==> flow/design.v (excerpt) <==
module cordic_sincos(
	input clk,
	input rst,
	input start,
	input [15:0] z0,
	output ready,
	output reg done,
	output [15:0] x,
	output [15:0] y
	);
Size: about 900 cells after synthesis, about 68 flip-flops, about 53 I/O pins, roughly 0.0065 mm^2 of cells after synthesis.
==> flow/config.mk <==
export PLATFORM = sky130hd
export DESIGN_NAME = cordic_sincos
export DESIGN_NICKNAME = cordic_sincos
export VERILOG_FILES = /design/flow/design.v
export SDC_FILE = /design/flow/constraint.sdc
export NUM_CORES = 4
export LEC_CHECK = 0
export ABC_AREA = 1
export CAP_MARGIN = 20
export CORE_ASPECT_RATIO = 0.5
export CORE_MARGIN = 2
export CORE_UTILIZATION = 72
export CTS_CLUSTER_DIAMETER = 388
export CTS_CLUSTER_SIZE = 89
export PLACE_DENSITY = 0.85
export SLEW_MARGIN = 20
export TNS_END_PERCENT = 15
==> flow/constraint.sdc <==
create_clock -name core_clock -period 2.36 [get_ports {clk}]
set_input_delay 0.4720 -clock core_clock [delete_from_list [all_inputs] [get_ports {clk}]]
set_output_delay 0.4720 -clock core_clock [all_outputs]
set_load 0.01 [all_outputs]
run.sh (not shown) runs the stock make flow with config.mk's settings and CLKGATE_MAP_FILE=.
The baseline did not get past 4_1_cts (DPL-0038).
Edit:
- ABC_AREA: 1 -> not set
- CORE_ASPECT_RATIO: 0.5 -> not set
- CORE_UTILIZATION: 72 -> 40
- CTS_CLUSTER_DIAMETER: 388 -> not set
- CTS_CLUSTER_SIZE: 89 -> not set
- PLACE_DENSITY: 0.85 -> not set
- TNS_END_PERCENT: 15 -> not set
- clock period: 2.36 -> 5.0 ns (I/O delays scaled with it)
=> Now the flow completed without violations. Area after synthesis goes down by 3.0%. Die area goes up by 70%. Synthesized cell count goes down by 23%.
Edit:
- ABC_AREA: not set -> 1
- CAP_MARGIN: 20 -> 35
- CELL_PAD_IN_SITES_GLOBAL_PLACEMENT: not set -> 2
- CORE_ASPECT_RATIO: not set -> 0.73
- CORE_MARGIN: 2 -> 4
- CTS_CLUSTER_DIAMETER: not set -> 168
- GPL_TIMING_DRIVEN: not set -> 0
- MAX_ROUTING_LAYER: not set -> met4
- SLEW_MARGIN: 20 -> 0
- TNS_END_PERCENT: not set -> 75
Outcome: Worst setup slack improved by 730 ps; core utilization is higher by 1.3 points; clock power is lower by 9.3%; via count is higher by 25%; fmax is higher by 19%; final area is higher by 5.7%; total power is lower by 13%; non-clock buffer count is higher by 50; sequential cell count does not change.

Starting RTL as in the previous note.
make LEC_CHECK=0 ABC_AREA=1 CAP_MARGIN=20 CORE_MARGIN=10 CORE_UTILIZATION=40 CTS_CLUSTER_DIAMETER=364 CTS_CLUSTER_SIZE=100 PLACE_DENSITY_LB_ADDON=0.14 SLEW_MARGIN=35 TNS_END_PERCENT=85 finish   # period 2.91 ns
The starting point ran to the end with violations: negative setup slack.
Then changed:
Settings changed: ABC_AREA 1 to unset, CORE_MARGIN 10 to 2, CORE_UTILIZATION 40 to 67, CTS_CLUSTER_DIAMETER 364 to 29, CTS_CLUSTER_SIZE 100 to unset, PLACE_DENSITY_LB_ADDON 0.14 to unset, SLEW_MARGIN 35 to 20, TNS_END_PERCENT 85 to unset.
Clock period 2.91 ns to 4.04 ns, I/O delays scaled along.
The new run completed and failed the layout checks on negative setup slack.
Power goes down by 23%.
Worst hold slack gains 0.035 ns.
Setup slack gains 0.17 ns.
Sequential cell count does not change.
Clock-buffer cell count stays the same.
Cell area goes down by 15%.
Global-route usage goes up by 19 points.
Die size goes down by 53%.
Utilization goes up by 26 points.
Maximum frequency goes down by 23%.
Critical path depth goes down by 6.

## job 6395
The RTL this note starts from:
==> flow/design.v <==
`timescale 1ns / 1ps
module cla_slice_part(g,p,a,b);
 input a, b;
 output g;  
 output p;  
 assign g = a & b;
 assign p = a ^ b;
endmodule
module CarryPropagateGenerateUnit( g,p,a,b);
	input  [15:0] a,b;
	output [15:0] g,p;
	cla_slice_part s0(g[0],p[0],a[0],b[0]);
	cla_slice_part s1(g[1],p[1],a[1],b[1]);
	cla_slice_part s2(g[2],p[2],a[2],b[2]);
	cla_slice_part s3(g[3],p[3],a[3],b[3]);
	cla_slice_part s4(g[4],p[4],a[4],b[4]);
	cla_slice_part s5(g[5],p[5],a[5],b[5]);
	cla_slice_part s6(g[6],p[6],a[6],b[6]);
	cla_slice_part s7(g[7],p[7],a[7],b[7]);
	cla_slice_part s8(g[8],p[8],a[8],b[8]);
	cla_slice_part s9(g[9],p[9],a[9],b[9]);
	cla_slice_part s10(g[10],p[10],a[10],b[10]);
	cla_slice_part s11(g[11],p[11],a[11],b[11]);
	cla_slice_part s12(g[12],p[12],a[12],b[12]);
	cla_slice_part s13(g[13],p[13],a[13],b[13]);
	cla_slice_part s14(g[14],p[14],a[14],b[14]);
	cla_slice_part s15(g[15],p[15],a[15],b[15]);
endmodule
module SixteenBitSummationUnit(sum,p,carry,cin);
  input [14:0] carry;
  input cin;
  input [15:0] p;
  output [15:0] sum;
  assign sum[0] = p[0] ^ cin;
  assign sum[1] = p[1] ^ carry[0];
  assign sum[2] = p[2] ^ carry[1];
  assign sum[3] = p[3] ^ carry[2];
  assign sum[4] = p[4] ^ carry[3];
  assign sum[5] = p[5] ^ carry[4];
  assign sum[6] = p[6] ^ carry[5];
  assign sum[7] = p[7] ^ carry[6];
  assign sum[8] = p[8] ^ carry[7];
  assign sum[9] = p[9] ^ carry[8];
  assign sum[10] = p[10] ^ carry[9];
  assign sum[11] = p[11] ^ carry[10];
  assign sum[12] = p[12] ^ carry[11];
  assign sum[13] = p[13] ^ carry[12];
  assign sum[14] = p[14] ^ carry[13];
  assign sum[15] = p[15] ^ carry[14];
endmodule
module four_bit_block_cla(P,G,carry,p,g,cin);
	input [3:0] p,g;
	input cin;
	output [2:0] carry;
	output P,G;
	assign	carry[0] = 	g[0] |
											cin & p[0];
	assign	carry[1] =  g[1] |
											g[0] & p[1] |
											cin  &  p[0] & p[1];
	assign	carry[2] =  g[2] |
											g[1] & p[2] |
											g[0] & p [1] & p[2] |
											cin  & p[0] & p[1] & p[2];
	assign	P = p[0] & p[1] & p[2] & p[3];
	assign	G = g[3] | 
							g[2] & p[3] |
							g[1] & p[2] & p[3] |
							g[0] & p[1] & p[2] & p[3];
endmodule
module cla_16_two_level(sum,cout,a,b,cin);
	input [15:0] a, b;
	input cin;
	output [15:0] sum;
	output  cout;
	wire [15:0]   g, p,carry;  
	wire [3:0]  G,P;
	assign carry[3]  = G[0] | cin & P[0];
	assign carry[7]  = G[1] | G[0] & P[1] | cin & P[0] & P[1]; 
	assign carry[11] = G[2] |
										 G[1] & P[2] |
										 G[0] & P[1] & P[2] | 
										 cin  & P[0] & P[1] & P[2];
	assign cout = G[3] |
								G[2] & P[3] |
								G[1] & P[2] & P[3] |
								G[0] & P[1] & P[2] & P[3] |
								cin   & P[0] & P[1] & P[2] & P[3];
	CarryPropagateGenerateUnit   CPGU( g,p,a,b);
	four_bit_block_cla FBBC0(P[0],G[0],carry[2:0],p[3:0],g[3:0],cin);     
	four_bit_block_cla FBBC1(P[1],G[1],carry[6:4],p[7:4],g[7:4],carry[3]);   
	four_bit_block_cla FBBC2(P[2],G[2],carry[10:8],p[11:8],g[11:8],carry[7]);
	four_bit_block_cla FBBC3(P[3],G[3],carry[14:12],p[15:12],g[15:12],carry[11]); 
	SixteenBitSummationUnit TTBSU(sum,p,carry[14:0],cin);
endmodule
`timescale 1ns / 1ps
module xnew2(
	output reg [15:0] x,
	input [15:0] x0,
	input [15:0] y,
	input cin,
	input reset,
	input stop,
	input clk
	);
	wire [15:0] sum,a,b;
	wire cout;	 
	cla_16_two_level alu(sum,cout,a,b,cin);
	assign a=x;
	assign b=cin?(~y):y;
	always @(posedge clk)
	begin
		if(reset)
		begin
			x<=x0;
		end
		else
		begin
			if(!stop)
			begin
				x<=sum;
			end
			else
			begin
				x<=x;
			end
		end
	end
endmodule
`timescale 1ns / 1ps
module ynew2(
	output reg [15:0] y,
	input [15:0] y0,
	input [15:0] x,
	input cin,
	input reset,
	input stop,
	input clk
	);
	wire [15:0] sum,a,b;
	wire cout;	 
	cla_16_two_level alu(sum,cout,a,b,cin);
	assign a=y;
	assign b=cin?(~x):x;
	always @(posedge clk)
	begin
		if(reset)
		begin
			y<=y0;
		end
		else
		begin
			if(!stop)
			begin
				y<=sum;
			end
			else
			begin
				y<=y;
			end
		end	
	end
endmodule
`timescale 1ns / 1ps
module znew2(
	output reg [15:0] z,
	output zsign,
	input [15:0] z0,
	input [15:0] zrom,
	input cin,
	input reset,
	input stop,
	input clk
	);
	wire [15:0] sum,a,b;
	wire cout;	 
	cla_16_two_level alu(sum,cout,a,b,cin);
	assign a=z;
	assign b=cin?(~zrom):zrom;
	always @(posedge clk)
	begin
		if(reset)
		begin
			z<=z0;
		end
		else
		begin
			if(!stop)
				z<=sum;
			else
				z<=z;
		end	
	end
	assign zsign=z[15];
endmodule
`timescale 1ns / 1ps
module datapathnew2(
	output [15:0] x,
	output [15:0] y,
	input [15:0] z0,
	input [3:0] i,
	input reset,
	input stop,
	input clk
	); 
	parameter xinit=16'b0010_0110_1101_1101;	 
	parameter yinit=16'b0;
	reg [15:0] zrom_q;
	wire [15:0] xval,yval,zval;
	wire [15:0] x0,y0;
	wire [15:0] z;
	wire zsign;
	always @(*)
	begin
		case(i)
			4'd0: zrom_q=16'b0011_0010_0100_0011;
			4'd1: zrom_q=16'b0001_1101_1010_1100;
			4'd2: zrom_q=16'b0000_1111_1010_1101;
			4'd3: zrom_q=16'b0000_0111_1111_0101;
			4'd4: zrom_q=16'b0000_0011_1111_1110;
			4'd5: zrom_q=16'b0000_0001_1111_1111;
			4'd6: zrom_q=16'b0000_0000_1111_1111;
			4'd7: zrom_q=16'b0000_0000_0111_1111;
			4'd8: zrom_q=16'b0000_0000_0011_1111;
			4'd9: zrom_q=16'b0000_0000_0001_1111;
			4'd10: zrom_q=16'b0000_0000_0000_1111;
			4'd11: zrom_q=16'b0000_0000_0000_0111;
			4'd12: zrom_q=16'b0000_0000_0000_0011;
			4'd13: zrom_q=16'b0000_0000_0000_0001;
			4'd14: zrom_q=16'b0;
			4'd15: zrom_q=16'b0;
			default: zrom_q=16'b0;
		endcase
	end
	xnew2 xmod(x,x0,yval,xcin,reset,stop,clk);
	ynew2 ymod(y,y0,xval,ycin,reset,stop,clk);
	znew2 zmod(z,zsign,z0,zval,zcin,reset,stop,clk);
	assign x0=xinit;
	assign y0=yinit;
	assign xval=$signed(x)>>>i;
	assign yval=$signed(y)>>>i;
	assign zval=zrom_q;
	assign xcin=zsign?1'b0:1'b1;
	assign ycin=zsign?1'b1:1'b0;
	assign zcin=zsign?1'b0:1'b1;
endmodule
`timescale 1ns / 1ps
module cordic_sincos(
	input clk,
	input rst,
	input start,
	input [15:0] z0,
	output ready,
	output reg done,
	output [15:0] x,
	output [15:0] y
	);
	reg busy;
	reg [3:0] cnt;
	wire load;
	assign ready = ~busy;
	assign load = rst | (start & ~busy);
	always @(posedge clk)
	begin
		if(rst)
		begin
			busy <= 1'b0;
			cnt <= 4'd0;
			done <= 1'b0;
		end
		else
		begin
			done <= 1'b0;
			if(!busy)
			begin
				cnt <= 4'd0;
				if(start)
					busy <= 1'b1;
			end
			else
			begin
				cnt <= cnt + 4'd1;
				if(cnt == 4'd15)
				begin
					busy <= 1'b0;
					done <= 1'b1;
				end
			end
		end
	end
	datapathnew2 dp(x,y,z0,cnt,load,~busy,clk);
endmodule
clock: 2.64 ns
lec_check: 0
abc_area: 1
cap_margin: 20
core_margin: 2
core_utilization: 72
cts_cluster_diameter: 168
cts_cluster_size: 97
place_density: 0.39
slew_margin: 20
tns_end_percent: 5
FAIL job 6395 @ clock tree synthesis (4_1_cts): tool exited with error
diff inputs: job 6395 => job 8227
# job 6395
export LEC_CHECK = 0
export ABC_AREA = 1
export CAP_MARGIN = 20
export CORE_MARGIN = 2
export CORE_UTILIZATION = 72
export CTS_CLUSTER_DIAMETER = 168
export CTS_CLUSTER_SIZE = 97
export PLACE_DENSITY = 0.39
export SLEW_MARGIN = 20
export TNS_END_PERCENT = 5
create_clock -name core_clock -period 2.64 [get_ports {clk}]
# job 8227
export LEC_CHECK = 0
export CAP_MARGIN = 20
export CORE_MARGIN = 2
export CORE_UTILIZATION = 11
export SLEW_MARGIN = 20
create_clock -name core_clock -period 7.7 [get_ports {clk}]
--- outcome ---
- Job 8227 closes out successfully: all stages finished, all timing, DRC and antenna checks passed.
- Job 6395 → job 8227: area after synthesis decreased 3.0%; placed cell count increased 268; synthesized cell count decreased about 23%; horizontal extent of the die increased about 150%.
- In the metrics for job 8227 and job 6395, the one carrying the lower die size is job 6395.
- Routability congestion estimate: job 8227 < job 6395
- Per the comparison of job 8227 with job 6395, number of nets produced by synthesis down 203, placement-stage cell area decreased 9.2%.
Input-level comparison between job 7090 and job 8227:
# job 8227
export LEC_CHECK = 0
export CAP_MARGIN = 20
export CORE_MARGIN = 2
export CORE_UTILIZATION = 11
export SLEW_MARGIN = 20
create_clock -name core_clock -period 7.7 [get_ports {clk}]
# job 7090
export LEC_CHECK = 0
export CAP_MARGIN = 20
export CORE_MARGIN = 2
export CORE_UTILIZATION = 40
export SLEW_MARGIN = 20
create_clock -name core_clock -period 4.75 [get_ports {clk}]
Findings:
Job 7090: flow completed, timing, DRC and antenna clean
Having completed the whole flow, job 8227 delivered a layout that passed the timing, DRC and antenna checks.
Data arrival time of the critical path: job 7090 vs job 8227 down 0.89 ns
Clock network fraction of total power in job 7090 is 1.0 points below job 8227.
The vertical die dimension in job 7090 was lower than what job 8227 gave.
Input changes introduced in job 7537 (baseline for comparison: job 7090):
# job 7090
export LEC_CHECK = 0
export CAP_MARGIN = 20
export CORE_MARGIN = 2
export CORE_UTILIZATION = 40
export SLEW_MARGIN = 20
create_clock -name core_clock -period 4.75 [get_ports {clk}]
# job 7537
export LEC_CHECK = 0
export CAP_MARGIN = 20
export CORE_MARGIN = 2
export CORE_UTILIZATION = 72
export PLACE_DENSITY_LB_ADDON = 0.25
export SLEW_MARGIN = 20
create_clock -name core_clock -period 4.15 [get_ports {clk}]
Results
- Cell row count was lower in job 7537 than in job 7090.
- Looking at required time of the worst setup path, job 7537 sits 0.59 ns below job 7090.
- Summary of job 7537 over job 7090: number of distinct library cells after synthesis now sits at about the same level, area of the multi-input gates now sits higher, first-iteration DRC count now sits higher.
- Completing all stages was not enough for job 7537: its layout failed the final checks because of setup timing.
- Final clock period utilization by the worst path in job 7537 is 10 points higher than in job 7090
No activity file was given, so power comes from the tool's default toggle rates.
